## flow/constraint.sdc

```tcl
create_clock -name core_clock -period 2.15 [get_ports {pclk}]
set_input_delay 0.4300 -clock core_clock [delete_from_list [all_inputs] [get_ports {pclk}]]
set_output_delay 0.4300 -clock core_clock [all_outputs]
set_load 0.01 [all_outputs]
```

## flow/design.v

```verilog
`timescale 1ns / 1ps
module apb_master#(parameter addr_width =5 , data_width = 16) (
    input bit pclk,                   
    input bit preset_n,               
    input logic pready,               
    input logic transfer,             
    input logic [data_width - 1 : 0] prdata,  
    input logic [addr_width - 1 : 0] apb_paddr,  
    input logic [data_width - 1 : 0] apb_pwdata,  
    input logic apb_control,          
    output logic [addr_width - 1 : 0] paddr,  
    output logic pselx,               
    output bit penable,               
    output logic pwrite,              
    output logic [data_width - 1 : 0] pwdata,  
    output logic [data_width / 8 - 1 : 0] pstrb,  
    output logic [data_width - 1 : 0] apb_prdata  
);
localparam logic [2:0] idle   = 3'b001;  
localparam logic [2:0] setup  = 3'b010;  
localparam logic [2:0] access = 3'b100;  
logic [2:0] present_state, next_state;   
logic [data_width - 1 : 0] temp_apb_prdata;
always_ff @(posedge pclk, negedge preset_n) begin
    if (!preset_n)
        present_state <= idle;       
    else
        present_state <= next_state;  
end
always_comb begin
    case (present_state)
        idle: begin
            if (transfer) begin
                next_state = setup;
            end else begin
                next_state = idle;
            end
        end
        setup: begin
            if (transfer) begin 
                next_state = access;
            end else begin
                next_state = idle;
            end
        end
        access: begin
            if (pready == 'b1) begin
                next_state = idle;
            end else begin
                next_state = access;  
            end
        end
        default: next_state = idle;   
    endcase
end
always_comb begin
    case (present_state)
        idle: begin
            pselx   = 'b0;   
            penable = 'b0;   
        end
        setup: begin
            pselx   = 'b1;   
            penable = 'b0;   
        end
        access: begin
            pselx   = 'b1;   
            penable = 'b1;   
        end
        default: begin
            pselx   = 'b0;
            penable = 'b0;
        end
    endcase
end           
always_comb begin
    if ((present_state == setup) || (present_state == access)) begin
        paddr = apb_paddr;  
        if (apb_control) begin  
            pwdata = apb_pwdata;
        end else begin  
            pwdata = 'b0;
        end
    end else begin  
        paddr = 'b0;
        pwdata = 'b0;
    end
end
always_ff @(posedge pclk, negedge preset_n) begin
    if (!preset_n) begin
        temp_apb_prdata <= '0;
    end else if (pready && !apb_control) begin
        temp_apb_prdata <= prdata;
    end
end
always_comb begin
    if (pwrite && pselx && penable) begin
        pstrb = {data_width / 8 {1'b1}};
    end else begin
        pstrb = 'b0;  
    end
end
assign pwrite = apb_control;
assign apb_prdata=temp_apb_prdata;
endmodule
`timescale 1ns / 1ps
module apb_slave#(
    parameter addr_width = 5,
    parameter data_width = 16
)(
    input  logic pclk,
    input  logic preset_n,
    input  logic pselx,
    input  logic penable,
    input  logic pwrite,
    input  logic [addr_width - 1 : 0] paddr,
    input  logic [data_width - 1 : 0] pwdata,
    output logic [data_width - 1 : 0] apb_spwdata,
    output logic [data_width - 1 : 0] prdata,
    output logic pready
);
    logic [data_width-1:0] mem [0:2**addr_width]; 
    typedef enum logic [1:0] {
        IDLE = 2'b00,
        SETUP = 2'b01,
        ACCESS = 2'b10
    } state_t;
    state_t present_state, next_state;
    always_ff @(posedge pclk or negedge preset_n) begin
        if (!preset_n)
            present_state <= IDLE;
        else
            present_state <= next_state;
    end 
    always_comb begin
        case (present_state)
            IDLE: begin
                if (pselx && !penable)  
                    next_state = SETUP;
                else
                    next_state = IDLE;
            end
            SETUP: begin
                if (pselx && penable)  
                    next_state = ACCESS;
                else
                    next_state = IDLE;
            end
            ACCESS: begin
                if (!pselx)  
                    next_state = IDLE;
                else
                    next_state = SETUP;  
            end
            default: next_state = IDLE;
        endcase
    end
    always_ff @(posedge pclk or negedge preset_n) begin
        if (!preset_n)
            pready <= 1'b0;
        else if (present_state == ACCESS)
            pready <= 1'b1;
        else
            pready <= 1'b0;
    end
    always_ff @(posedge pclk) begin
       if (pready && pwrite) begin
            mem[paddr] <= pwdata;
            apb_spwdata <= pwdata;
        end
    end
    always_ff @(posedge pclk) begin
        if (pready && !pwrite)
            prdata <= mem[paddr];
    end
endmodule
`timescale 1ns / 1ps
module apb_wrapper#(parameter addr_width = 5, data_width = 16)(
    input bit pclk,                   
    input bit preset_n,               
    input logic transfer,  
    input logic [addr_width - 1 : 0] apb_paddr,  
    input logic [data_width - 1 : 0] apb_pwdata,  
    input logic apb_control ,         
    output logic [data_width - 1 : 0] apb_spwdata,   
    output logic [data_width - 1 : 0] apb_prdata  
    );
    logic [addr_width-1:0] paddr;
    logic pselx;
    bit penable;
    logic pwrite;
    logic [data_width-1:0] pwdata;
    logic [data_width/8-1:0] pstrb; 
    logic                    pready;
    logic [data_width -1:0]  prdata;
    apb_master #(.addr_width(addr_width), .data_width(data_width)) DUT (
        .pclk(pclk),
        .preset_n(preset_n),
        .pready(pready),
        .transfer(transfer),
        .prdata(prdata),
        .apb_paddr(apb_paddr),
        .apb_pwdata(apb_pwdata),
        .apb_control(apb_control),
        .paddr(paddr),
        .pselx(pselx),
        .penable(penable),
        .pwrite(pwrite),
        .pwdata(pwdata),
        .pstrb(pstrb),
        .apb_prdata(apb_prdata)
    );
     apb_slave #(
        .addr_width(addr_width),
        .data_width(data_width)
    ) dut (
        .pclk       (pclk),
        .preset_n   (preset_n),
        .pselx      (pselx),
        .penable    (penable),
        .pwrite     (pwrite),
        .paddr      (paddr),
        .pwdata     (pwdata),
        .apb_spwdata(apb_spwdata),
        .prdata     (prdata),
        .pready     (pready)
    );
endmodule
```

## flow/config.mk

```make
export PLATFORM = sky130hd
export DESIGN_NAME = apb_wrapper
export DESIGN_NICKNAME = apb_wrapper
export VERILOG_FILES = /design/flow/design.v
export SDC_FILE = /design/flow/constraint.sdc
export NUM_CORES = 4
export LEC_CHECK = 0
export CAP_MARGIN = 20
export CORE_MARGIN = 2
export CORE_UTILIZATION = 70
export CTS_CLUSTER_SIZE = 98
export PLACE_DENSITY_LB_ADDON = 0.06
export SETUP_SLACK_MARGIN = 0.64
export SLEW_MARGIN = 20
```

## flow/run.sh

```bash
#!/bin/bash
# the make line also repeats each setting of config.mk as NAME=value (left out here)
make -C /OpenROAD-flow-scripts/flow DESIGN_CONFIG=/design/flow/config.mk WORK_HOME=/design/flow/orfs CLKGATE_MAP_FILE= finish
```

==> flow_metrics.rpt, run 1 <==
=== SYNTHESIS / PLACE & ROUTE SUMMARY ===
----------------------------------------------------
[Status]
  Outcome ........................ failed layout checks
  Failing layout criteria .......................... negative setup slack

[CTS]
  Clock Path Buffers ........................ 3
  Library cell used as clock root buffer ........................ clkbuf_16
  Insertion delay of the later-clocked pin in the worst-skew pair ........................ 0.60 ns
  TritonCTS sink count ........................ 567
  Worst-path clk slew ........................ 0.07 ns
  TritonCTS clock tree ........................ done
  CTS H-tree depth ........................ 2
  Number of clock buffers inserted by TritonCTS ........................ roughly 53
  Hold Buf Count CTS ........................ 0

[STA]
  RSZ-0062 raised after global routing ........................ true
  Relative slew margins ........................ 0.225
  Minimum clock period ........................ 3.09 ns
  Max Transition Viols Final ........................ 0
  Pin slew with the least headroom to its limit ........................ 1.16 ns
  Final setup violation count ........................ between 150 and 200
  Smallest setup slack after layout ........................ -0.937 ns
  Fin. Hold Viols ........................ 0
  Final worst path period share ........................ 1.44
  Worst clock skew ........................ 0.0297 ns
  F_max ........................ 324 MHz

[Worst setup path]
  Kind of end point of the critical path ........................ flop
  Crit path depth ........................ 9
  Critical R2R Launch ........................ DUT.present_state[1]$_DFF_PN0_
  Cell type group with the largest total delay on the critical path ........................ AND-OR/OR-AND gates
  Critical path destination ........................ dut.prdata[3]$_DFFE_PP_
  Largest stage delay, worst path ........................ approximately 0.97 ns
  Buffer-and-inverter tally for the worst setup path ........................ 4
  Required time of the critical path ........................ 2.49 ns
  Critical setup path kind ........................ flop to flop
  Cell chain of the critical path ........................ buf_12 > buf_12 > o21ai_4 > buf_12 > nor2_4 > buf_6 > a222oi_1 > a31oi_2 > a221o_1
  Cell count of the worst reg-to-reg path ........................ 9
  Setup slack of the most critical reg-to-reg path ........................ -0.94 ns
  CP max FO ........................ 6
  Signal arrival time at the worst endpoint ........................ about 3.4 ns
  Worst path slowest cell ........................ a222oi_1
  Terminus of the critical flop-to-flop path ........................ dut.prdata[3]$_DFFE_PP_
  Critical path's most frequent cell ........................ buf_12
  Type of element launching the critical path ........................ flop
  Crit path launch ........................ DUT.present_state[1]$_DFF_PN0_

[Place]
  Final GP Congestion ........................ just over 0.9
  HPWL reported at the end of detailed placement ........................ 39.0 mm
  Post-placement setup slack ........................ -0.791 ns
  Port bufs ........................ 56

[Pwr]
  Areal power density over the cells ........................ 824 mW/mm^2
  Seq power ........................ 12100 uW
  Power in the clock group ........................ approximately 9600 uW
  Total net switching power ........................ approximately 5400 uW
  Power in combinational cells ........................ around 1600 uW
  Leak Pwr ........................ roughly 0.010 uW
  Overall power consumption ........................ 23300 uW
  Switching part of the total power ........................ 0.233
  Register share of total power ........................ 0.520
  Highest ir drop seen on vdd ........................ 1020 uV
  Internal power ........................ 17800 uW
  Portion of total power attributed to the clock network ........................ 0.413
  Top power group ........................ registers
  Comb pwr share ........................ 0.067

[Cells and area]
  Nets@finish ........................ 1567
  Flop area ........................ 0.0169 sq mm
  Multi-input gate area in the final layout ........................ 0.00528 sq mm
  Filler cells ........................ 752
  Layout overhead on the synthesized area ........................ 31.7%

[Synthesis]
  Most popular library cell in the synthesized design by count ........................ edfxtp_1
  Instance tally after logic synthesis ........................ 1221
  Prevailing logic family in the synthesized netlist ........................ AND-OR/OR-AND gates
  Post-synthesis xor/xnor area fraction ........................ 0
  Synthesized-area fraction occupied by adder cells ........................ 0
  Cell area after synthesis ........................ 0.0214 sq mm
  YS chip area ........................ 0.0214 sq mm
  Number of nets in the synthesized netlist ........................ 1246
  Simple-Gate Fraction of Synth Area ........................ 0.0487
  Cell type with the largest total area after synthesis ........................ edfxtp_1
  Commonest cells post-synth ........................ 544 x edfxtp_1, 84 x a22oi_1, 66 x nand2_1
  Flop and latch count out of synthesis ........................ 567
  Compound-cell area share of the yosys netlist ........................ 0.0967
  Share of the synthesized area in the top cell type ........................ 0.763
  Commonest flop ........................ edfxtp_1
  Post-synth ARST share ........................ 0.0406
  Per-instance average area after synthesis ........................ approximately 18 sq um
  Cell variety after synth ........................ 64
  Number of flops mapped to enable cells by yosys ........................ 544
  Register share after synthesis ........................ 0.790
  Area fraction in mux cells ........................ 0.0477
  Cell total in the yosys stat output ........................ between 1k and 1.5k
  Warnings from Yosys ........................ 2
  Top area cells in the synthesized netlist ........................ edfxtp_1 76%, a22oi_1 2.9%, mux2_2 2.7%, dfrtp_1 2.5%, mux2i_1 1.4%

[Route]
  Residual DRC ........................ 0
  Per-cell routed wire length ........................ 43.0 microns
  Wire length reported by the detailed router ........................ 85.2 mm
  Antenna violation net count after detailed routing ........................ 0
  Starting DRC count in detailed routing ........................ a little over 4k
  Detailed-routing iteration count for the pre-antenna-repair pass ........................ 10
  Routed vias/inst ........................ 8.19
  Via count of the routed design ........................ roughly 16k

[Floorplan]
  Total Die Area ........................ 0.0320 sq mm
  Die extent in y ........................ 179 microns
  Horizontal die dimension ........................ 179 microns
  Initial standard-cell utilization of the core ........................ 0.706
  IO Count ........................ 57
  Core area ........................ 0.0303 sq mm
  Std cell rows ........................ 64

[Global route]
  Pin count of the biggest net entering global routing ........................ 34
  Vias in the first global route ........................ 15.1k
  First-pass GRT wire length ........................ roughly 100 mm
  Antenna violations before repair ........................ 6
  All-Layer GR Usage ........................ 0.473
  Gr ovfl total ........................ 0

[Min path]
  Kind of path behind the tightest hold check ........................ input pin to asynchronous set/reset pin

[Job]
  OpenROAD warning count ........................ 29
  Max-cap violations ........................ 0

----------------------------------------------------
[per-stage QoR]
step | hold slack [ns] | util | TNS (ns) | std cells | instance area, sq um
2_1_floorplan | 0.134 | - | 0 | 1221 | 22200
5_1_grt | 0.232 | 0.929 | -18.07 | 1981 | 28200
6_report | 0.182 | 0.930 | -13.49 | 1982 | 28200
3_3_place_gp | 0.391 | 0.827 | -169.06 | 1816 | 25100
3_5_place_dp | 0.405 | 0.827 | -182.04 | 1816 | 25100
4_1_cts | 0.211 | 0.910 | -3.21 | 1952 | 27600
[metal layers]
layer	up-vias	GRT usage	share of wire
met5	-	0.0208	0.0018
met4	10	0.266	0.10
met3	791	0.202	0.19
met2	2309	0.698	0.42
met1	7473	0.593	0.28
li1	5648	-	-
[layout make-up]
cell class	count	area share
multi-input combinational	579	0.187
tap	396	0.0176
clock buffer	70	0.0504
sequential	567	0.600
inverter	3	0.000399
clock inverter	28	0.00945
antenna	1	0.0000887
timing repair buffer	338	0.135
[timing repair]
| item | 4_1_cts | 5_1_grt |
|---|---|---|
| setup endpoints to repair | 1104 | 1120 |
| resized | 78 | 59 |
| buffers inserted | 32 | 26 |
| pin swaps | 50 | 50 |
| gates cloned | 6 | 3 |
==> run 2, diff against run 1 <==
CORE_ASPECT_RATIO = 0.56   (was default)
CORE_MARGIN = 8   (was 2)
CORE_UTILIZATION = 54   (was 70)
CTS_CLUSTER_DIAMETER = 36   (was default)
CTS_CLUSTER_SIZE = 17   (was 98)
PLACE_DENSITY_LB_ADDON = 0.03   (was 0.06)
SETUP_SLACK_MARGIN = -0.15   (was 0.64)
TNS_END_PERCENT = 65   (was default)
clock period = 3.08 ns   (was 2.15 ns; I/O delays follow)
==> run 2 against run 1 <==
Worst setup slack improved by 1.1 ns. Synthesized area is the same. Critical path type unchanged. Fmax rose by 6.7%. Die area is 45% higher. Via count shrank 20%. First-iteration DRC count down 50%. Critical path depth shrank 1. The run now finishes clean. Global-route usage decreased by 20 points. Largest power group unchanged. Non-clock buffer count shrank 89. Final cell count up 1.6%. Synthesized cell count did not move. Clock-buffer cell count fell by 18.
==> flow_metrics.rpt, run 2 <==
=== SYNTHESIS / PLACE & ROUTE SUMMARY ===
----------------------------------------------------
[Pwr]
  Power in combinational cells ........................ 785 uW (was 1550 uW)
  Top power group ........................ registers (unchanged)
  Comb pwr share ........................ 0.051 (was 0.067)
  Seq power ........................ 8440 uW (was 12100 uW)
  Highest ir drop seen on vdd ........................ 585 uV (was 1020 uV)
  Total net switching power ........................ 3390 uW (was 5430 uW)
  Portion of total power attributed to the clock network ........................ 0.402 (was 0.413)
  Areal power density over the cells ........................ 598 mW/mm^2 (was 824 mW/mm^2)
  Switching part of the total power ........................ 0.220 (was 0.233)
  Internal power ........................ 12000 uW (was 17800 uW)
  Power in the clock group ........................ 6210 uW (was 9610 uW)
  Register share of total power ........................ 0.547 (was 0.520)
  Leak Pwr ........................ 0.00936 uW (was 0.0102 uW)

[Cells and area]
  Nets@finish ........................ 1472 (was 1567)
  Filler cells ........................ 2686 (was 752)
  Final design instance area without fill ........................ 0.0258 sq mm (was 0.0282 sq mm)
  Layout overhead on the synthesized area ........................ 20.5% (was 31.7%)
  Number of standard cells in the layout, taps in and fillers out ........................ 2013 (was 1982)
  Flop area ........................ 0.0169 sq mm (about the same)
  Multi-input gate area in the final layout ........................ 0.00422 sq mm (was 0.00528 sq mm)

[Synthesis]
  Compound-cell area share of the yosys netlist ........................ 0.0967 (unchanged)
  Warnings from Yosys ........................ 2 (unchanged)
  Most popular library cell in the synthesized design by count ........................ edfxtp_1 (unchanged)
  Post-synthesis xor/xnor area fraction ........................ 0 (unchanged)
  Simple-Gate Fraction of Synth Area ........................ 0.0487 (unchanged)
  Top area cells in the synthesized netlist ........................ edfxtp_1 76%, a22oi_1 2.9%, mux2_2 2.7%, dfrtp_1 2.5%, mux2i_1 1.4% (unchanged)
  Prevailing logic family in the synthesized netlist ........................ AND-OR/OR-AND gates (unchanged)
  Register share after synthesis ........................ 0.790 (unchanged)
  Commonest cells post-synth ........................ 544 x edfxtp_1, 84 x a22oi_1, 66 x nand2_1 (unchanged)
  Number of flops mapped to enable cells by yosys ........................ 544 (unchanged)
  Cell variety after synth ........................ 64 (unchanged)
  Flop and latch count out of synthesis ........................ 567 (unchanged)
  Instance tally after logic synthesis ........................ 1221 (unchanged)
  Cell type with the largest total area after synthesis ........................ edfxtp_1 (unchanged)
  Share of the synthesized area in the top cell type ........................ 0.763 (unchanged)
  Number of nets in the synthesized netlist ........................ 1246 (unchanged)
  Cell total in the yosys stat output ........................ 1221 (unchanged)
  Post-synth ARST share ........................ 0.0406 (unchanged)
  Cell area after synthesis ........................ 0.0214 sq mm (unchanged)
  YS chip area ........................ 0.0214 sq mm (unchanged)
  Synthesized-area fraction occupied by adder cells ........................ 0 (unchanged)
  Commonest flop ........................ edfxtp_1 (unchanged)
  Area fraction in mux cells ........................ 0.0477 (unchanged)
  Per-instance average area after synthesis ........................ 17.5 sq um (unchanged)

[Min path]
  Terminating pin of the worst hold path ........................ dut.pready$_DFF_PN0_
  Launch instance of the worst min-delay path ........................ dut.present_state[1]$_DFF_PN0_
  Worst hold stages ........................ 0
  Kind of path behind the tightest hold check ........................ flop to flop (was input pin to asynchronous set/reset pin)

[CTS]
  Worst-path clk slew ........................ 0.07 ns (about the same)
  TritonCTS clock tree ........................ done (unchanged)
  Number of clock buffers inserted by TritonCTS ........................ 49 (was 53)
  Insertion delay of the later-clocked pin in the worst-skew pair ........................ 0.58 ns (was 0.60 ns)
  Clock Path Buffers ........................ 3 (unchanged)
  TritonCTS sink count ........................ 567 (unchanged)
  CTS-repair resized insts ........................ 0 (was 78)
  Post-CTS setup buffers ........................ 0 (was 32)
  CTS H-tree depth ........................ 2 (unchanged)
  Hold Buf Count CTS ........................ 0 (unchanged)
  Library cell used as clock root buffer ........................ clkbuf_16 (unchanged)

[Place]
  Port bufs ........................ 56 (unchanged)
  Placed instance count ........................ 1928 (was 1816)
  Final GP Congestion ........................ 0.920 (was 0.933)
  Area after detailed placement ........................ 0.0242 sq mm (was 0.0251 sq mm)
  HPWL reported at the end of detailed placement ........................ 42.7 mm (was 39.0 mm)

[Worst setup path]
  Cell chain of the critical path ........................ buf_4 > o21ai_1 > buf_4 > buf_4 > a21o_1 > a2111oi_1 > a31oi_1 > a211o_1 (was buf_12 > buf_12 > o21ai_4 > buf_12 > nor2_4 > buf_6 > a222oi_1 > a31oi_2 > a221o_1)
  Terminus of the critical flop-to-flop path ........................ dut.prdata[1]$_DFFE_PP_ (was dut.prdata[3]$_DFFE_PP_)
  Crit path launch ........................ DUT.present_state[2]$_DFF_PN0_ (was DUT.present_state[1]$_DFF_PN0_)
  Cell type group with the largest total delay on the critical path ........................ AND-OR/OR-AND gates (unchanged)
  Required time of the critical path ........................ 3.42 ns (was 2.49 ns)
  Type of element launching the critical path ........................ flop (unchanged)
  Setup slack of the most critical reg-to-reg path ........................ 0.19 ns (was -0.94 ns)
  Critical R2R Launch ........................ DUT.present_state[2]$_DFF_PN0_ (was DUT.present_state[1]$_DFF_PN0_)
  Critical path's most frequent cell ........................ buf_4 (was buf_12)
  Cell count of the worst reg-to-reg path ........................ 8 (was 9)
  Worst path slowest cell ........................ a2111oi_1 (was a222oi_1)
  Critical setup path kind ........................ flop to flop (unchanged)
  Largest stage delay, worst path ........................ 0.80 ns (was 0.97 ns)
  Buffer-and-inverter tally for the worst setup path ........................ 3 (was 4)
  Critical path destination ........................ dut.prdata[1]$_DFFE_PP_ (was dut.prdata[3]$_DFFE_PP_)
  CP max FO ........................ 14 (was 6)
  Crit path depth ........................ 8 (was 9)
  Signal arrival time at the worst endpoint ........................ 3.23 ns (was 3.43 ns)
  Kind of end point of the critical path ........................ flop (unchanged)

[STA]
  Pin slew with the least headroom to its limit ........................ 0.941 ns (was 1.16 ns)
  Minimum clock period ........................ 2.89 ns (was 3.09 ns)
  Final setup violation count ........................ 0 (was 196)
  Relative slew margins ........................ 0.368 (was 0.225)
  Worst clock skew ........................ 0.0196 ns (was 0.0297 ns)
  Final worst path period share ........................ 0.939 (was 1.44)
  RSZ-0062 raised after global routing ........................ false (was true)
  Fin. Hold Viols ........................ 0 (unchanged)
  Final worst hold slack ........................ 0.401 ns (was 0.182 ns)
  Max Transition Viols Final ........................ 0 (unchanged)
  F_max ........................ 346 MHz (was 324 MHz)

[Floorplan]
  Die extent in y ........................ 165 microns (was 179 microns)
  Std cell rows ........................ 54 (was 64)
  Initial standard-cell utilization of the core ........................ 0.549 (was 0.706)
  Core area ........................ 0.0390 sq mm (was 0.0303 sq mm)
  Total Die Area ........................ 0.0466 sq mm (was 0.0320 sq mm)
  IO Count ........................ 57 (unchanged)
  Horizontal die dimension ........................ 282 microns (was 179 microns)

[Global route]
  Gr ovfl total ........................ 0 (unchanged)
  All-Layer GR Usage ........................ 0.274 (was 0.473)
  First-pass GRT wire length ........................ 90.2 mm (was 105 mm)
  Layer carrying the most global-route usage ........................ met1 (was met2)
  Met1 Usage GRT ........................ 0.433 (was 0.593)
  Met2 Resource Use GR ........................ 0.351 (was 0.698)
  Met3 Track Usage GR ........................ 0.109 (was 0.202)
  Pin count of the biggest net entering global routing ........................ 34 (unchanged)
  Antenna violations before repair ........................ 2 (was 6)
  Vias in the first global route ........................ 12.2k (was 15.1k)

[Status]
  Outcome ........................ complete, no violations (was failed layout checks)

[Route]
  Per-cell routed wire length ........................ 31.5 microns (was 43.0 microns)
  Antenna violation net count after detailed routing ........................ 0 (unchanged)
  Routed vias/inst ........................ 6.47 (was 8.19)
  Via count of the routed design ........................ 13.0k (was 16.2k)
  Starting DRC count in detailed routing ........................ 2035 (was 4090)
  Residual DRC ........................ 0 (unchanged)
  Wire length reported by the detailed router ........................ 63.4 mm (was 85.2 mm)
  Detailed-routing iteration count for the pre-antenna-repair pass ........................ 5 (was 10)

[Job]
  OpenROAD warning count ........................ 26 (was 29)
  Max-cap violations ........................ 0 (unchanged)

----------------------------------------------------
==> run 2: per-stage QoR <==
stage                      util  TNS, ns  power [uW]  setup slack (ns)
after floorplan               -        0        8930             0.308
after global placement    0.621    -2.27        9360            -0.540
after detailed placement  0.621    -1.79        9360            -0.253
after CTS                 0.662        0       15500             0.310
after global routing      0.662        0       15800             0.169
final                     0.662        0       15400             0.186
==> run 2: area by class of cell <==
cell class / instances / share of cell area
Sequential cell: 567 / 0.655
Multi-Input combinational cell: 577 / 0.163
Timing Repair Buffer: 249 / 0.0931
Clock buffer: 52 / 0.0496
Tap cell: 532 / 0.0258
Clock inverter: 32 / 0.0126
Inverter: 3 / 0.000436
Antenna cell: 1 / 0.0000969
==> run 2: metal layers <==
metal | up-vias | wire (microns)
li1 | 5438 | -
met1 | 6614 | 28000
met2 | 912 | 24700
met3 | 65 | 9780
met4 | 0 | 936
met5 | - | 0
==> run 3, diff against run 2 <==
CORE_ASPECT_RATIO = default   (was 0.56)
CORE_MARGIN = 2   (was 8)
CORE_UTILIZATION = 72   (was 54)
CTS_CLUSTER_DIAMETER = default   (was 36)
CTS_CLUSTER_SIZE = 15   (was 17)
PLACE_DENSITY_LB_ADDON = 0.06   (was 0.03)
SETUP_SLACK_MARGIN = 0.82   (was -0.15)
TNS_END_PERCENT = default   (was 65)
clock period = 2.77 ns   (was 3.08 ns; I/O delays follow)
==> run 3 against run 2 <==
The layout now fails its checks (negative setup slack). Power up 19%. Die area decreased by 33%. Non-clock buffer count is 68 higher. Global-route usage up 25 points. Synthesized area stayed put. Routed wire length rose by 52%. First-iteration DRC count up 150%. Critical path depth is the same. Combinational power rose by 55%. Final cell count shrank 2.6%. Register-to-register slack got worse by 0.64 ns. Clock skew grew 0.0020 ns. Largest cell class unchanged.
==> flow_metrics.rpt, run 3 <==
=== SYNTHESIS / PLACE & ROUTE SUMMARY ===
----------------------------------------------------
[Pwr]
  Overall power consumption ........................ 18300 uW (was 15400 uW)
  Highest ir drop seen on vdd ........................ 650 uV (was 585 uV)
  Power in the clock group ........................ 7700 uW (was 6210 uW)
  Portion of total power attributed to the clock network ........................ 0.421 (was 0.402)
  Power in combinational cells ........................ 1220 uW (was 785 uW)
  Seq power ........................ 9380 uW (was 8440 uW)
  Register share of total power ........................ 0.513 (was 0.547)
  Total net switching power ........................ 4410 uW (was 3390 uW)
  Top power group ........................ registers (unchanged)
  Comb pwr share ........................ 0.067 (was 0.051)
  Switching part of the total power ........................ 0.241 (was 0.220)
  Areal power density over the cells ........................ 656 mW/mm^2 (was 598 mW/mm^2)
  Internal power ........................ 13900 uW (was 12000 uW)
  Leak Pwr ........................ 0.0103 uW (was 0.00936 uW)

[Route]
  Detailed-routing iteration count for the pre-antenna-repair pass ........................ 22 (was 5)
  Wire length reported by the detailed router ........................ 96.6 mm (was 63.4 mm)
  Antenna violation net count after detailed routing ........................ 0 (unchanged)
  Starting DRC count in detailed routing ........................ 4998 (was 2035)
  Routed vias/inst ........................ 8.91 (was 6.47)
  Per-cell routed wire length ........................ 49.3 microns (was 31.5 microns)
  Residual DRC ........................ 0 (unchanged)
  Via count of the routed design ........................ 17.5k (was 13.0k)

[Status]
  Failing layout criteria .......................... negative setup slack
  Outcome ........................ failed layout checks (was complete, no violations)

[STA]
  Worst clock skew ........................ 0.0216 ns (was 0.0196 ns)
  Minimum clock period ........................ 3.22 ns (was 2.89 ns)
  F_max ........................ 310 MHz (was 346 MHz)
  Final worst path period share ........................ 1.16 (was 0.939)
  Relative slew margins ........................ 0.225 (was 0.368)
  Smallest setup slack after layout ........................ -0.453 ns (was 0.186 ns)
  Pin slew with the least headroom to its limit ........................ 1.16 ns (was 0.941 ns)
  RSZ-0062 raised after global routing ........................ true (was false)
  Final setup violation count ........................ 10 (was 0)
  Fin. Hold Viols ........................ 0 (unchanged)
  Max Transition Viols Final ........................ 0 (unchanged)
  Setup Total Neg Slack ........................ -1.27 ns (was 0 ns)

[Synthesis]
  Per-instance average area after synthesis ........................ 17.5 sq um (unchanged)
  Cell area after synthesis ........................ 0.0214 sq mm (unchanged)
  Simple-Gate Fraction of Synth Area ........................ 0.0487 (unchanged)
  Instance tally after logic synthesis ........................ 1221 (unchanged)
  YS chip area ........................ 0.0214 sq mm (unchanged)
  Post-synth ARST share ........................ 0.0406 (unchanged)
  Post-synthesis xor/xnor area fraction ........................ 0 (unchanged)
  Most popular library cell in the synthesized design by count ........................ edfxtp_1 (unchanged)
  Flop and latch count out of synthesis ........................ 567 (unchanged)
  Top area cells in the synthesized netlist ........................ edfxtp_1 76%, a22oi_1 2.9%, mux2_2 2.7%, dfrtp_1 2.5%, mux2i_1 1.4% (unchanged)
  Cell type with the largest total area after synthesis ........................ edfxtp_1 (unchanged)
  Commonest cells post-synth ........................ 544 x edfxtp_1, 84 x a22oi_1, 66 x nand2_1 (unchanged)
  Number of flops mapped to enable cells by yosys ........................ 544 (unchanged)
  Prevailing logic family in the synthesized netlist ........................ AND-OR/OR-AND gates (unchanged)
  Cell total in the yosys stat output ........................ 1221 (unchanged)
  Number of nets in the synthesized netlist ........................ 1246 (unchanged)
  Share of the synthesized area in the top cell type ........................ 0.763 (unchanged)
  Register share after synthesis ........................ 0.790 (unchanged)
  Compound-cell area share of the yosys netlist ........................ 0.0967 (unchanged)
  Warnings from Yosys ........................ 2 (unchanged)
  Cell variety after synth ........................ 64 (unchanged)
  Area fraction in mux cells ........................ 0.0477 (unchanged)
  Synthesized-area fraction occupied by adder cells ........................ 0 (unchanged)
  Commonest flop ........................ edfxtp_1 (unchanged)

[Worst setup path]
  Type of element launching the critical path ........................ flop (unchanged)
  Cell count of the worst reg-to-reg path ........................ 8 (unchanged)
  Critical setup path kind ........................ flop to flop (unchanged)
  Setup slack of the most critical reg-to-reg path ........................ -0.45 ns (was 0.19 ns)
  Largest stage delay, worst path ........................ 0.90 ns (was 0.80 ns)
  Crit path launch ........................ DUT.present_state[2]$_DFF_PN0_ (unchanged)
  Terminus of the critical flop-to-flop path ........................ dut.prdata[0]$_DFFE_PP_ (was dut.prdata[1]$_DFFE_PP_)
  Crit path depth ........................ 8 (unchanged)
  Signal arrival time at the worst endpoint ........................ 3.58 ns (was 3.23 ns)
  Critical path destination ........................ dut.prdata[0]$_DFFE_PP_ (was dut.prdata[1]$_DFFE_PP_)
  Cell type group with the largest total delay on the critical path ........................ AND-OR/OR-AND gates (unchanged)
  Cell chain of the critical path ........................ buf_6 > o21bai_4 > buf_6 > nor2_4 > buf_4 > a222oi_1 > nor2_1 > a211o_1 (was buf_4 > o21ai_1 > buf_4 > buf_4 > a21o_1 > a2111oi_1 > a31oi_1 > a211o_1)
  Critical path's most frequent cell ........................ buf_6 (was buf_4)
  CP max FO ........................ 9 (was 14)
  Worst path slowest cell ........................ a222oi_1 (was a2111oi_1)
  Kind of end point of the critical path ........................ flop (unchanged)
  Required time of the critical path ........................ 3.13 ns (was 3.42 ns)
  Critical R2R Launch ........................ DUT.present_state[2]$_DFF_PN0_ (unchanged)
  Buffer-and-inverter tally for the worst setup path ........................ 3 (unchanged)

[Cells and area]
  Nets@finish ........................ 1545 (was 1472)
  Layout overhead on the synthesized area ........................ 30.3% (was 20.5%)
  Number of standard cells in the layout, taps in and fillers out ........................ 1961 (was 2013)

[CTS]
  Insertion delay of the later-clocked pin in the worst-skew pair ........................ 0.61 ns (was 0.58 ns)
  Number of clock buffers inserted by TritonCTS ........................ 53 (was 49)
  TritonCTS sink count ........................ 567 (unchanged)
  Library cell used as clock root buffer ........................ clkbuf_16 (unchanged)
  TritonCTS clock tree ........................ done (unchanged)
  Clock Path Buffers ........................ 3 (unchanged)
  Hold Buf Count CTS ........................ 0 (unchanged)
  Worst-path clk slew ........................ 0.07 ns (about the same)
  CTS H-tree depth ........................ 2 (unchanged)

[Global route]
  All-Layer GR Usage ........................ 0.523 (was 0.274)
  Vias in the first global route ........................ 15.3k (was 12.2k)
  Antenna violations before repair ........................ 9 (was 2)
  Gr ovfl total ........................ 0 (unchanged)
  Pin count of the biggest net entering global routing ........................ 34 (unchanged)
  First-pass GRT wire length ........................ 112 mm (was 90.2 mm)

[Floorplan]
  Initial standard-cell utilization of the core ........................ 0.726 (was 0.549)
  IO Count ........................ 57 (unchanged)
  Die extent in y ........................ 176 microns (was 165 microns)
  Std cell rows ........................ 63 (was 54)
  Total Die Area ........................ 0.0311 sq mm (was 0.0466 sq mm)
  Horizontal die dimension ........................ 176 microns (was 282 microns)
  Core area ........................ 0.0295 sq mm (was 0.0390 sq mm)

[Min path]
  Kind of path behind the tightest hold check ........................ input pin to asynchronous set/reset pin (was flop to flop)

[Place]
  Placed instance count ........................ 1772 (was 1928)
  HPWL reported at the end of detailed placement ........................ 39.7 mm (was 42.7 mm)
  Final GP Congestion ........................ 0.913 (was 0.920)
  Port bufs ........................ 56 (unchanged)

[Job]
  OpenROAD warning count ........................ 31 (was 26)
  Max-cap violations ........................ 0 (unchanged)

----------------------------------------------------
## run 3: cell type report
class | instances | area (sq um)
multi-input combinational | 578 | 5100
fill | 617 | 1570
clock inverter | 33 | 300
clock buffer | 66 | 1420
timing repair buffer | 317 | 3660
inverter | 3 | 11.3
tap | 390 | 488
sequential | 567 | 16900
antenna | 7 | 17.5
## run 3: per-stage QoR
| stage | hold WS (ns) | util | setup slack, ns | cell area (sq um) |
|---|---|---|---|---|
| after floorplan | 0.258 | - | 0.611 | 22000 |
| after global placement | 0.384 | 0.833 | -0.228 | 24600 |
| after detailed placement | 0.394 | 0.833 | -0.264 | 24600 |
| after CTS | 0.346 | 0.921 | 0.317 | 27200 |
| after global routing | 0.399 | 0.946 | -0.275 | 27900 |
| final | 0.370 | 0.947 | -0.453 | 27900 |
## run 3: what timing repair did
item,in CTS,in global routing
setup endpoints to repair,1045,738
gates resized,108,83
pin swaps,32,47
cloned,9,1
buffers inserted,35,38
## run 3: metal layers
metal / track usage / wire length [microns] / share of wire
met1: 0.644 / 25500 / 0.26
met2: 0.767 / 38100 / 0.39
met4: 0.344 / 13100 / 0.14
met3: 0.220 / 19600 / 0.20
met5: 0.0112 / 276 / 0.0029
==> run 4, diff against run 3 <==
CTS_CLUSTER_DIAMETER = 48   (was default)
CTS_CLUSTER_SIZE = default   (was 15)
PLACE_DENSITY = 0.65   (was default)
PLACE_DENSITY_LB_ADDON = default   (was 0.06)
SETUP_SLACK_MARGIN = 0.68   (was 0.82)
TNS_END_PERCENT = 5   (was default)
clock period = 3.77 ns   (was 2.77 ns; I/O delays follow)
==> run 4 against run 3 <==
Design area decreased by 11%. Critical path depth shrank 1. Critical path type is now input pin to flop. Die area is the same. Sequential share of layout area is 7.6 points higher. Largest power group unchanged. Now clean on timing, DRC and antenna. Utilization down 11 points. Clock skew grew 0.011 ns.
==> flow_metrics.rpt, run 4 <==
=== SYNTHESIS / PLACE & ROUTE SUMMARY ===
----------------------------------------------------
[Synthesis]
  Cell total in the yosys stat output ........................ 1221 (unchanged)
  Post-synthesis xor/xnor area fraction ........................ 0 (unchanged)
  Synthesized-area fraction occupied by adder cells ........................ 0 (unchanged)
  Warnings from Yosys ........................ 2 (unchanged)
  Cell type with the largest total area after synthesis ........................ edfxtp_1 (unchanged)
  Cell variety after synth ........................ 64 (unchanged)
  Instance tally after logic synthesis ........................ 1221 (unchanged)
  Simple-Gate Fraction of Synth Area ........................ 0.0487 (unchanged)
  YS chip area ........................ 0.0214 sq mm (unchanged)
  Share of the synthesized area in the top cell type ........................ 0.763 (unchanged)
  Commonest cells post-synth ........................ 544 x edfxtp_1, 84 x a22oi_1, 66 x nand2_1 (unchanged)
  Most popular library cell in the synthesized design by count ........................ edfxtp_1 (unchanged)
  Number of nets in the synthesized netlist ........................ 1246 (unchanged)
  Cell area after synthesis ........................ 0.0214 sq mm (unchanged)
  Area fraction in mux cells ........................ 0.0477 (unchanged)
  Post-synth ARST share ........................ 0.0406 (unchanged)
  Per-instance average area after synthesis ........................ 17.5 sq um (unchanged)
  Prevailing logic family in the synthesized netlist ........................ AND-OR/OR-AND gates (unchanged)
  Number of flops mapped to enable cells by yosys ........................ 544 (unchanged)
  Compound-cell area share of the yosys netlist ........................ 0.0967 (unchanged)
  Register share after synthesis ........................ 0.790 (unchanged)
  Top area cells in the synthesized netlist ........................ edfxtp_1 76%, a22oi_1 2.9%, mux2_2 2.7%, dfrtp_1 2.5%, mux2i_1 1.4% (unchanged)
  Commonest flop ........................ edfxtp_1 (unchanged)
  Flop and latch count out of synthesis ........................ 567 (unchanged)

[CTS]
  TritonCTS clock tree ........................ done (unchanged)
  Hold Buf Count CTS ........................ 0 (unchanged)
  Number of clock buffers inserted by TritonCTS ........................ 54 (was 53)
  Library cell used as clock root buffer ........................ clkbuf_16 (unchanged)
  TritonCTS sink count ........................ 567 (unchanged)
  Worst-path clk slew ........................ 0.06 ns (was 0.07 ns)
  Insertion delay of the later-clocked pin in the worst-skew pair ........................ 0.58 ns (was 0.61 ns)
  Clock Path Buffers ........................ 3 (unchanged)
  Post-CTS setup buffers ........................ 0 (was 35)
  CTS H-tree depth ........................ 2 (unchanged)
  CTS-repair resized insts ........................ 0 (was 108)

[Cells and area]
  Final design instance area without fill ........................ 0.0248 sq mm (was 0.0279 sq mm)
  Nets@finish ........................ 1389 (was 1545)
  Layout overhead on the synthesized area ........................ 15.8% (was 30.3%)
  Number of standard cells in the layout, taps in and fillers out ........................ 1795 (was 1961)

[STA]
  Smallest setup slack after layout ........................ 0.683 ns (was -0.453 ns)
  RSZ-0062 raised after global routing ........................ true (unchanged)
  Fin. Hold Viols ........................ 0 (unchanged)
  Final worst path period share ........................ 0.819 (was 1.16)
  Relative slew margins ........................ 0.209 (was 0.225)
  Worst clock skew ........................ 0.0323 ns (was 0.0216 ns)
  F_max ........................ 324 MHz
  Minimum clock period ........................ 3.09 ns
  Max Transition Viols Final ........................ 0 (unchanged)
  Pin slew with the least headroom to its limit ........................ 1.18 ns (was 1.16 ns)
  Final setup violation count ........................ 0 (was 10)
  Setup Total Neg Slack ........................ 0 ns (was -1.27 ns)

[Worst setup path]
  Critical path destination ........................ dut.prdata[11]$_DFFE_PP_ (was dut.prdata[0]$_DFFE_PP_)
  CP max FO ........................ 13 (was 9)
  Crit path launch ........................ apb_paddr[1] (was DUT.present_state[2]$_DFF_PN0_)
  Terminus of the critical flop-to-flop path ........................ dut.prdata[0]$_DFFE_PP_ (unchanged)
  Cell type group with the largest total delay on the critical path ........................ AND-OR/OR-AND gates (unchanged)
  Largest stage delay, worst path ........................ 0.85 ns (was 0.90 ns)
  Cell chain of the critical path ........................ clkdlybuf4s50_1 > o21bai_2 > nor2_4 > buf_4 > a221oi_1 > a31oi_1 > a311o_1 (was buf_6 > o21bai_4 > buf_6 > nor2_4 > buf_4 > a222oi_1 > nor2_1 > a211o_1)
  Buffer-and-inverter tally for the worst setup path ........................ 2 (was 3)
  Crit path depth ........................ 7 (was 8)
  Signal arrival time at the worst endpoint ........................ 3.39 ns (was 3.58 ns)
  Type of element launching the critical path ........................ input pin (was flop)
  Setup slack of the most critical reg-to-reg path ........................ 0.86 ns (was -0.45 ns)
  Required time of the critical path ........................ 4.07 ns (was 3.13 ns)
  Cell count of the worst reg-to-reg path ........................ 5 (was 8)
  Kind of end point of the critical path ........................ flop (unchanged)
  Critical setup path kind ........................ input pin to flop (was flop to flop)
  Worst path slowest cell ........................ clkdlybuf4s50_1 (was a222oi_1)
  Critical R2R Launch ........................ DUT.present_state[2]$_DFF_PN0_ (unchanged)

[Pwr]
  Internal power ........................ 10000 uW (was 13900 uW)
  Highest ir drop seen on vdd ........................ 419 uV (was 650 uV)
  Seq power ........................ 6900 uW (was 9380 uW)
  Areal power density over the cells ........................ 508 mW/mm^2 (was 656 mW/mm^2)
  Leak Pwr ........................ 0.00891 uW (was 0.0103 uW)
  Power in the clock group ........................ 5160 uW (was 7700 uW)
  Comb pwr share ........................ 0.042 (was 0.067)
  Register share of total power ........................ 0.548 (was 0.513)
  Power in combinational cells ........................ 532 uW (was 1220 uW)
  Total net switching power ........................ 2590 uW (was 4410 uW)
  Switching part of the total power ........................ 0.205 (was 0.241)
  Overall power consumption ........................ 12600 uW (was 18300 uW)
  Portion of total power attributed to the clock network ........................ 0.410 (was 0.421)
  Top power group ........................ registers (unchanged)

[Place]
  Placed instance count ........................ 1698 (was 1772)
  Area after detailed placement ........................ 0.0231 sq mm (was 0.0246 sq mm)
  Final GP Congestion ........................ 0.975 (was 0.913)
  HPWL reported at the end of detailed placement ........................ 35.4 mm (was 39.7 mm)
  Post-placement setup slack ........................ 0.206 ns (was -0.264 ns)
  Port bufs ........................ 56 (unchanged)

[Route]
  Via count of the routed design ........................ 13.0k (was 17.5k)
  Starting DRC count in detailed routing ........................ 2506 (was 4998)
  Detailed-routing iteration count for the pre-antenna-repair pass ........................ 9 (was 22)
  Residual DRC ........................ 0 (unchanged)
  Wire length reported by the detailed router ........................ 57.8 mm (was 96.6 mm)
  Per-cell routed wire length ........................ 32.2 microns (was 49.3 microns)
  Routed vias/inst ........................ 7.25 (was 8.91)
  Antenna Diode Count ........................ 0 (was 7)
  Antenna violation net count after detailed routing ........................ 0 (unchanged)

[Global route]
  Pin count of the biggest net entering global routing ........................ 45 (was 34)
  First-pass GRT wire length ........................ 83.1 mm (was 112 mm)
  All-Layer GR Usage ........................ 0.380 (was 0.523)
  Antenna violations before repair ........................ 2 (was 9)
  Vias in the first global route ........................ 12.2k (was 15.3k)
  Gr ovfl total ........................ 0 (unchanged)

[Floorplan]
  IO Count ........................ 57 (unchanged)
  Total Die Area ........................ 0.0311 sq mm (unchanged)
  Std cell rows ........................ 63 (unchanged)
  Die extent in y ........................ 176 microns (unchanged)
  Horizontal die dimension ........................ 176 microns (unchanged)
  Initial standard-cell utilization of the core ........................ 0.726 (unchanged)
  Core area ........................ 0.0295 sq mm (unchanged)

[Status]
  Outcome ........................ complete, no violations (was failed layout checks)

[Job]
  Max-cap violations ........................ 0 (unchanged)
  OpenROAD warning count ........................ 29 (was 31)

[Min path]
  Kind of path behind the tightest hold check ........................ input pin to asynchronous set/reset pin (unchanged)

----------------------------------------------------
==> run 4: through the flow <==
| stage | utilization | hold WS (ns) |
|---|---|---|
| 6_report | 0.841 | 0.154 |
| 3_5_place_dp | 0.784 | 0.388 |
| 2_1_floorplan | - | 0.375 |
| 5_1_grt | 0.841 | 0.194 |
| 3_3_place_gp | 0.784 | 0.384 |
| 4_1_cts | 0.841 | 0.422 |
==> run 4: final cells by class <==
class / count / area [sq um]
well taps: 390 / 488
clock inverters: 31 / 231
inverters: 3 / 11.3
flip-flops and latches: 567 / 16900
fillers: 1395 / 4680
multi-input cells: 577 / 4190
clock buffers: 66 / 1460
repair buffers: 161 / 1500
==> run 4: metal layers <==
metal	GRT usage	up-vias	routed length, microns
met2	0.578	1157	26700
li1	-	5273	-
met4	0.116	4	2130
met3	0.0747	174	7970
met5	0	-	27
met1	0.574	6397	21000
==> run 5, diff against run 4 <==
CTS_CLUSTER_DIAMETER = 214   (was 48)
TNS_END_PERCENT = default   (was 5)
clock period = 3.81 ns   (was 3.77 ns; I/O delays follow)
==> run 5 against run 4 <==
Still clean. Sequential power decreased by 1%. Worst setup slack better by 0.11 ns. Design area decreased by 0.26%. Synthesized cell count unchanged. Utilization fell by 0.22 points. Final cell count up 0.33%. Clock power decreased by 3%. Non-clock buffer count grew 9. Largest cell class unchanged.
==> flow_metrics.rpt, run 5 <==
=== SYNTHESIS / PLACE & ROUTE SUMMARY ===
----------------------------------------------------
[Place]
  Placed instance count ........................ 1707 (was 1698)
  Port bufs ........................ 56 (unchanged)
  Final GP Congestion ........................ 0.961 (was 0.975)
  HPWL reported at the end of detailed placement ........................ 36.4 mm (was 35.4 mm)
  Area after detailed placement ........................ 0.0231 sq mm (about the same)
  Post-placement setup slack ........................ 0.292 ns (was 0.206 ns)

[STA]
  Final setup violation count ........................ 0 (unchanged)
  RSZ-0062 raised after global routing ........................ false (was true)
  Final worst path period share ........................ 0.791 (was 0.819)
  Fin. Hold Viols ........................ 0 (unchanged)
  Setup Total Neg Slack ........................ 0 ns (unchanged)
  Max Transition Viols Final ........................ 0 (unchanged)
  Worst clock skew ........................ 0.0185 ns (was 0.0323 ns)
  Relative slew margins ........................ 0.282 (was 0.209)
  Minimum clock period ........................ 3.02 ns
  Smallest setup slack after layout ........................ 0.795 ns (was 0.683 ns)
  F_max ........................ 332 MHz
  Pin slew with the least headroom to its limit ........................ 1.08 ns (was 1.18 ns)
  Final worst hold slack ........................ 0.176 ns (was 0.154 ns)

[Worst setup path]
  Kind of end point of the critical path ........................ flop (unchanged)
  Cell type group with the largest total delay on the critical path ........................ buffers and inverters (was AND-OR/OR-AND gates)
  Terminus of the critical flop-to-flop path ........................ dut.mem[16][14]$_DFFE_PP_ (was dut.prdata[0]$_DFFE_PP_)
  Largest stage delay, worst path ........................ 0.78 ns (was 0.85 ns)
  Signal arrival time at the worst endpoint ........................ 3.32 ns (was 3.39 ns)
  Buffer-and-inverter tally for the worst setup path ........................ 3 (was 2)
  Setup slack of the most critical reg-to-reg path ........................ 0.89 ns (was 0.86 ns)
  Critical R2R Launch ........................ DUT.present_state[2]$_DFF_PN0_ (unchanged)
  Critical setup path kind ........................ input pin to flop (unchanged)
  Required time of the critical path ........................ 4.12 ns (was 4.07 ns)
  Type of element launching the critical path ........................ input pin (unchanged)
  CP max FO ........................ 44 (was 13)
  Cell count of the worst reg-to-reg path ........................ 7 (was 5)
  Worst path slowest cell ........................ clkdlybuf4s50_1 (unchanged)
  Crit path depth ........................ 7 (unchanged)
  Critical path destination ........................ dut.prdata[6]$_DFFE_PP_ (was dut.prdata[11]$_DFFE_PP_)
  Cell chain of the critical path ........................ clkdlybuf4s50_1 > buf_4 > o32ai_4 > buf_12 > a22oi_1 > a31oi_1 > or4_1 (was clkdlybuf4s50_1 > o21bai_2 > nor2_4 > buf_4 > a221oi_1 > a31oi_1 > a311o_1)
  Crit path launch ........................ apb_paddr[1] (unchanged)

[Cells and area]
  Multi-input gate area in the final layout ........................ 0.00419 sq mm (about the same)
  Flop area ........................ 0.0169 sq mm (unchanged)
  Layout overhead on the synthesized area ........................ 15.5% (was 15.8%)
  Final design instance area without fill ........................ 0.0247 sq mm (was 0.0248 sq mm)
  Number of standard cells in the layout, taps in and fillers out ........................ 1801 (was 1795)
  Filler cells ........................ 1444 (was 1395)
  Nets@finish ........................ 1396 (was 1389)

[Floorplan]
  Total Die Area ........................ 0.0311 sq mm (unchanged)
  IO Count ........................ 57 (unchanged)
  Horizontal die dimension ........................ 176 microns (unchanged)
  Die extent in y ........................ 176 microns (unchanged)
  Core area ........................ 0.0295 sq mm (unchanged)
  Std cell rows ........................ 63 (unchanged)
  Initial standard-cell utilization of the core ........................ 0.726 (unchanged)

[Global route]
  Layer carrying the most global-route usage ........................ met2 (unchanged)
  First-pass GRT wire length ........................ 84.6 mm (was 83.1 mm)
  Pin count of the biggest net entering global routing ........................ 45 (unchanged)
  Vias in the first global route ........................ 12.4k (was 12.2k)
  Gr ovfl total ........................ 0 (unchanged)
  Met2 Resource Use GR ........................ 0.574 (was 0.578)
  Antenna violations before repair ........................ 1 (was 2)
  All-Layer GR Usage ........................ 0.385 (was 0.380)
  Met3 Track Usage GR ........................ 0.0975 (was 0.0747)
  Met1 Usage GRT ........................ 0.573 (was 0.574)

[Synthesis]
  Simple-Gate Fraction of Synth Area ........................ 0.0487 (unchanged)
  Area fraction in mux cells ........................ 0.0477 (unchanged)
  Cell type with the largest total area after synthesis ........................ edfxtp_1 (unchanged)
  Most popular library cell in the synthesized design by count ........................ edfxtp_1 (unchanged)
  Number of flops mapped to enable cells by yosys ........................ 544 (unchanged)
  Cell area after synthesis ........................ 0.0214 sq mm (unchanged)
  Post-synth ARST share ........................ 0.0406 (unchanged)
  Compound-cell area share of the yosys netlist ........................ 0.0967 (unchanged)
  Post-synthesis xor/xnor area fraction ........................ 0 (unchanged)
  YS chip area ........................ 0.0214 sq mm (unchanged)
  Prevailing logic family in the synthesized netlist ........................ AND-OR/OR-AND gates (unchanged)
  Number of nets in the synthesized netlist ........................ 1246 (unchanged)
  Synthesized-area fraction occupied by adder cells ........................ 0 (unchanged)
  Instance tally after logic synthesis ........................ 1221 (unchanged)
  Top area cells in the synthesized netlist ........................ edfxtp_1 76%, a22oi_1 2.9%, mux2_2 2.7%, dfrtp_1 2.5%, mux2i_1 1.4% (unchanged)
  Share of the synthesized area in the top cell type ........................ 0.763 (unchanged)
  Commonest cells post-synth ........................ 544 x edfxtp_1, 84 x a22oi_1, 66 x nand2_1 (unchanged)
  Commonest flop ........................ edfxtp_1 (unchanged)
  Cell total in the yosys stat output ........................ 1221 (unchanged)
  Warnings from Yosys ........................ 2 (unchanged)
  Per-instance average area after synthesis ........................ 17.5 sq um (unchanged)
  Flop and latch count out of synthesis ........................ 567 (unchanged)
  Cell variety after synth ........................ 64 (unchanged)
  Register share after synthesis ........................ 0.790 (unchanged)

[Route]
  Routed vias/inst ........................ 7.25 (about the same)
  Antenna violation net count after detailed routing ........................ 0 (unchanged)
  Via count of the routed design ........................ 13.1k (was 13.0k)
  Per-cell routed wire length ........................ 32.3 microns (was 32.2 microns)
  Antenna Diode Count ........................ 0 (unchanged)
  Residual DRC ........................ 0 (unchanged)
  Detailed-routing iteration count for the pre-antenna-repair pass ........................ 8 (was 9)
  Wire length reported by the detailed router ........................ 58.2 mm (was 57.8 mm)
  Starting DRC count in detailed routing ........................ 2471 (was 2506)

[Job]
  Max-cap violations ........................ 0 (unchanged)
  OpenROAD warning count ........................ 28 (was 29)

[CTS]
  TritonCTS sink count ........................ 567 (unchanged)
  Worst-path clk slew ........................ 0.06 ns (about the same)
  Hold Buf Count CTS ........................ 0 (unchanged)
  Number of clock buffers inserted by TritonCTS ........................ 52 (was 54)
  Library cell used as clock root buffer ........................ clkbuf_16 (unchanged)
  Clock Path Buffers ........................ 3 (unchanged)
  CTS-repair resized insts ........................ 0 (unchanged)
  Insertion delay of the later-clocked pin in the worst-skew pair ........................ 0.57 ns (was 0.58 ns)
  TritonCTS clock tree ........................ done (unchanged)
  Post-CTS setup buffers ........................ 0 (unchanged)
  CTS H-tree depth ........................ 2 (unchanged)

[Min path]
  Kind of path behind the tightest hold check ........................ input pin to asynchronous set/reset pin (unchanged)

[Pwr]
  Highest ir drop seen on vdd ........................ 460 uV (was 419 uV)
  Seq power ........................ 6830 uW (was 6900 uW)
  Total net switching power ........................ 2560 uW (was 2590 uW)
  Switching part of the total power ........................ 0.207 (was 0.205)
  Power in combinational cells ........................ 534 uW (was 532 uW)
  Comb pwr share ........................ 0.043 (was 0.042)
  Register share of total power ........................ 0.553 (was 0.548)
  Portion of total power attributed to the clock network ........................ 0.404 (was 0.410)
  Areal power density over the cells ........................ 499 mW/mm^2 (was 508 mW/mm^2)
  Internal power ........................ 9790 uW (was 10000 uW)
  Top power group ........................ registers (unchanged)
  Leak Pwr ........................ 0.00891 uW (about the same)
  Power in the clock group ........................ 4980 uW (was 5160 uW)

[Status]
  Outcome ........................ complete, no violations (unchanged)

----------------------------------------------------
[run 5: cell type report]
cell class,count,share of cell area
sequential,567,0.684
multi-input combinational,577,0.169
timing repair buffer,170,0.0608
clock buffer,69,0.0585
tap,390,0.0197
clock inverter,25,0.00718
inverter,3,0.000455
[run 5: per-layer routing]
metal | wire [microns] | vias to the layer above
met5 | 18 | -
met4 | 2060 | 2
met3 | 8900 | 175
met2 | 26300 | 1188
met1 | 20900 | 6421
li1 | - | 5278
[run 5: through the flow]
| step | total power (uW) | util |
|---|---|---|
| global route | 12600 | 0.839 |
| floorplan | 7220 | - |
| detailed placement | 7470 | 0.784 |
| finish | 12300 | 0.839 |
| global placement | 7460 | 0.784 |
| CTS | 12300 | 0.839 |
==> run 6, diff against run 5 <==
ABC_AREA = 1   (was default)
CTS_CLUSTER_DIAMETER = default   (was 214)
CTS_CLUSTER_SIZE = 100   (was default)
PLACE_DENSITY = default   (was 0.65)
SETUP_SLACK_MARGIN = default   (was 0.68)
clock period = 4.35 ns   (was 3.81 ns; I/O delays follow)
==> run 6 against run 5 <==
Register-to-register slack gained 0.43 ns. Flip-flop count is the same. Clock skew fell by 0.0036 ns. Hold slack gained 0.066 ns. Die area up 10%. Power shrank 7.2%. Still clean. Global-route usage down 0.070 points. Via count increased by 29%. Synthesized cell count increased by 76%. Clock-buffer cell count grew 7.
==> flow_metrics.rpt, run 6 <==
=== SYNTHESIS / PLACE & ROUTE SUMMARY ===
----------------------------------------------------
[Synthesis]
  Area fraction in mux cells ........................ 0 (was 0.0477)
  Top area cells in the synthesized netlist ........................ edfxtp_1 69%, nand2_1 9.6%, nor2_1 4.5%, nand3_1 4.4%, inv_1 3.4% (was edfxtp_1 76%, a22oi_1 2.9%, mux2_2 2.7%, dfrtp_1 2.5%, mux2i_1 1.4%)
  Simple-Gate Fraction of Synth Area ........................ 0.219 (was 0.0487)
  Warnings from Yosys ........................ 2 (unchanged)
  Cell total in the yosys stat output ........................ 2154 (was 1221)
  Commonest cells post-synth ........................ 602 x nand2_1, 544 x edfxtp_1, 286 x nor2_1 (was 544 x edfxtp_1, 84 x a22oi_1, 66 x nand2_1)
  Register share after synthesis ........................ 0.715 (was 0.790)
  Post-synth ARST share ........................ 0.0406 (unchanged)
  Number of nets in the synthesized netlist ........................ 2179 (was 1246)
  Commonest flop ........................ edfxtp_1 (unchanged)
  Cell type with the largest total area after synthesis ........................ edfxtp_1 (unchanged)
  Instance tally after logic synthesis ........................ 2154 (was 1221)
  Cell area after synthesis ........................ 0.0237 sq mm (was 0.0214 sq mm)
  Synthesized-area fraction occupied by adder cells ........................ 0 (unchanged)
  Most popular library cell in the synthesized design by count ........................ nand2_1 (was edfxtp_1)
  Cell variety after synth ........................ 25 (was 64)
  Share of the synthesized area in the top cell type ........................ 0.691 (was 0.763)
  Number of flops mapped to enable cells by yosys ........................ 544 (unchanged)
  Compound-cell area share of the yosys netlist ........................ 0.00947 (was 0.0967)
  Post-synthesis xor/xnor area fraction ........................ 0 (unchanged)
  Prevailing logic family in the synthesized netlist ........................ simple AND/OR/NAND/NOR gates (was AND-OR/OR-AND gates)
  Per-instance average area after synthesis ........................ 11.0 sq um (was 17.5 sq um)
  Flop and latch count out of synthesis ........................ 567 (unchanged)
  YS chip area ........................ 0.0237 sq mm (was 0.0214 sq mm)

[CTS]
  Post-CTS setup buffers ........................ 0 (unchanged)
  Insertion delay of the later-clocked pin in the worst-skew pair ........................ 0.59 ns (was 0.57 ns)
  Clock Path Buffers ........................ 3 (unchanged)
  CTS H-tree depth ........................ 2 (unchanged)
  Library cell used as clock root buffer ........................ clkbuf_16 (unchanged)
  TritonCTS clock tree ........................ done (unchanged)
  Number of clock buffers inserted by TritonCTS ........................ 55 (was 52)
  Worst-path clk slew ........................ 0.06 ns (about the same)
  Hold Buf Count CTS ........................ 0 (unchanged)
  TritonCTS sink count ........................ 567 (unchanged)
  CTS-repair resized insts ........................ 0 (unchanged)

[Route]
  Per-cell routed wire length ........................ 23.4 microns (was 32.3 microns)
  Via count of the routed design ........................ 16.8k (was 13.1k)
  Antenna Diode Count ........................ 0 (unchanged)
  Starting DRC count in detailed routing ........................ 2210 (was 2471)
  Routed vias/inst ........................ 6.17 (was 7.25)
  Antenna violation net count after detailed routing ........................ 0 (unchanged)
  Detailed-routing iteration count for the pre-antenna-repair pass ........................ 6 (was 8)
  Wire length reported by the detailed router ........................ 63.9 mm (was 58.2 mm)
  Residual DRC ........................ 0 (unchanged)

[Min path]
  Kind of path behind the tightest hold check ........................ input pin to asynchronous set/reset pin (unchanged)

[Pwr]
  Seq power ........................ 5980 uW (was 6830 uW)
  Register share of total power ........................ 0.522 (was 0.553)
  Portion of total power attributed to the clock network ........................ 0.416 (was 0.404)
  Internal power ........................ 8950 uW (was 9790 uW)
  Highest ir drop seen on vdd ........................ 429 uV (was 460 uV)
  Comb pwr share ........................ 0.061 (was 0.043)
  Power in the clock group ........................ 4770 uW (was 4980 uW)
  Top power group ........................ registers (unchanged)
  Switching part of the total power ........................ 0.218 (was 0.207)
  Total net switching power ........................ 2500 uW (was 2560 uW)
  Power in combinational cells ........................ 703 uW (was 534 uW)
  Areal power density over the cells ........................ 427 mW/mm^2 (was 499 mW/mm^2)
  Leak Pwr ........................ 0.0105 uW (was 0.00891 uW)

[Worst setup path]
  Signal arrival time at the worst endpoint ........................ 3.34 ns (was 3.32 ns)
  CP max FO ........................ 26 (was 44)
  Cell count of the worst reg-to-reg path ........................ 12 (was 7)
  Terminus of the critical flop-to-flop path ........................ dut.prdata[3]$_DFFE_PP_ (was dut.mem[16][14]$_DFFE_PP_)
  Kind of end point of the critical path ........................ flop (unchanged)
  Cell chain of the critical path ........................ inv_1 > nand2_1 > o21ai_4 > buf_4 > nand3_1 > nand2_1 > nor2_1 > nand2_1 > nand2_1 > nand2_1 > inv_1 > nand2_1 (was clkdlybuf4s50_1 > buf_4 > o32ai_4 > buf_12 > a22oi_1 > a31oi_1 > or4_1)
  Critical R2R Launch ........................ DUT.present_state[1]$_DFF_PN0_ (was DUT.present_state[2]$_DFF_PN0_)
  Crit path depth ........................ 12 (was 7)
  Required time of the critical path ........................ 4.66 ns (was 4.12 ns)
  Crit path launch ........................ DUT.present_state[1]$_DFF_PN0_ (was apb_paddr[1])
  Critical path's most frequent cell ........................ nand2_1
  Largest stage delay, worst path ........................ 0.57 ns (was 0.78 ns)
  Cell type group with the largest total delay on the critical path ........................ simple AND/OR/NAND/NOR gates (was buffers and inverters)
  Setup slack of the most critical reg-to-reg path ........................ 1.32 ns (was 0.89 ns)
  Worst path slowest cell ........................ dfrtp_1 (was clkdlybuf4s50_1)
  Type of element launching the critical path ........................ flop (was input pin)
  Buffer-and-inverter tally for the worst setup path ........................ 3 (unchanged)
  Critical setup path kind ........................ flop to flop (was input pin to flop)
  Critical path destination ........................ dut.prdata[3]$_DFFE_PP_ (was dut.prdata[6]$_DFFE_PP_)

[Global route]
  Gr ovfl total ........................ 0 (unchanged)
  All-Layer GR Usage ........................ 0.384 (was 0.385)
  Vias in the first global route ........................ 16.6k (was 12.4k)
  Pin count of the biggest net entering global routing ........................ 83 (was 45)
  First-pass GRT wire length ........................ 95.2 mm (was 84.6 mm)
  Antenna violations before repair ........................ 1 (unchanged)

[Place]
  Port bufs ........................ 56 (unchanged)
  Final GP Congestion ........................ 0.888 (was 0.961)
  HPWL reported at the end of detailed placement ........................ 37.0 mm (was 36.4 mm)

[STA]
  Setup Total Neg Slack ........................ 0 ns (unchanged)
  Worst clock skew ........................ 0.0150 ns (was 0.0185 ns)
  Relative slew margins ........................ 0.405 (was 0.282)
  Max Transition Viols Final ........................ 0 (unchanged)
  Final worst path period share ........................ 0.696 (was 0.791)
  Pin slew with the least headroom to its limit ........................ 0.893 ns (was 1.08 ns)
  Final setup violation count ........................ 0 (unchanged)
  F_max ........................ 330 MHz
  Fin. Hold Viols ........................ 0 (unchanged)
  Minimum clock period ........................ 3.03 ns
  RSZ-0062 raised after global routing ........................ false (unchanged)

[Job]
  OpenROAD warning count ........................ 28 (unchanged)
  Max-cap violations ........................ 0 (unchanged)

[Status]
  Outcome ........................ complete, no violations (unchanged)

[Floorplan]
  Die extent in y ........................ 185 microns (was 176 microns)
  IO Count ........................ 57 (unchanged)
  Core area ........................ 0.0325 sq mm (was 0.0295 sq mm)
  Std cell rows ........................ 66 (was 63)
  Initial standard-cell utilization of the core ........................ 0.729 (was 0.726)
  Total Die Area ........................ 0.0343 sq mm (was 0.0311 sq mm)
  Horizontal die dimension ........................ 185 microns (was 176 microns)

[Cells and area]
  Layout overhead on the synthesized area ........................ 13.4% (was 15.5%)
  Nets@finish ........................ 2264 (was 1396)
  Share of the core filled with cells in the final layout ........................ 0.827 (was 0.839)

----------------------------------------------------
[run 6: per-stage QoR]
| stage | std cells | setup WS, ns | power [uW] | instance area (sq um) | hold WS [ns] |
|---|---|---|---|---|---|
| after detailed placement | 2624 | 0.946 | 6770 | 25000 | 0.397 |
| final | 2723 | 1.32 | 11500 | 26800 | 0.242 |
| after floorplan | 2154 | 1.38 | 6490 | 23700 | 0.375 |
| after global routing | 2723 | 1.23 | 11700 | 26800 | 0.275 |
| after CTS | 2723 | 1.50 | 11400 | 26800 | 0.420 |
| after global placement | 2624 | 1.01 | 6750 | 25000 | 0.394 |
[run 6: area by class of cell]
type	count	area (sq um)
fillers	1777	5630
flip-flops and latches	567	16900
repair buffers	144	1280
clock buffers	76	1530
well taps	442	553
clock inverters	23	268
inverters	214	803
multi-input cells	1257	5480
[run 6: metal layers]
layer | track usage | part of all wire | vias to the layer above
met5 | 0 | 0 | -
met4 | 0.187 | 0.050 | 0
met3 | 0.107 | 0.14 | 224
met2 | 0.595 | 0.46 | 1256
met1 | 0.509 | 0.35 | 7897
li1 | - | - | 7422
Power figures rest on the tool's default switching activity, not on a simulated workload.
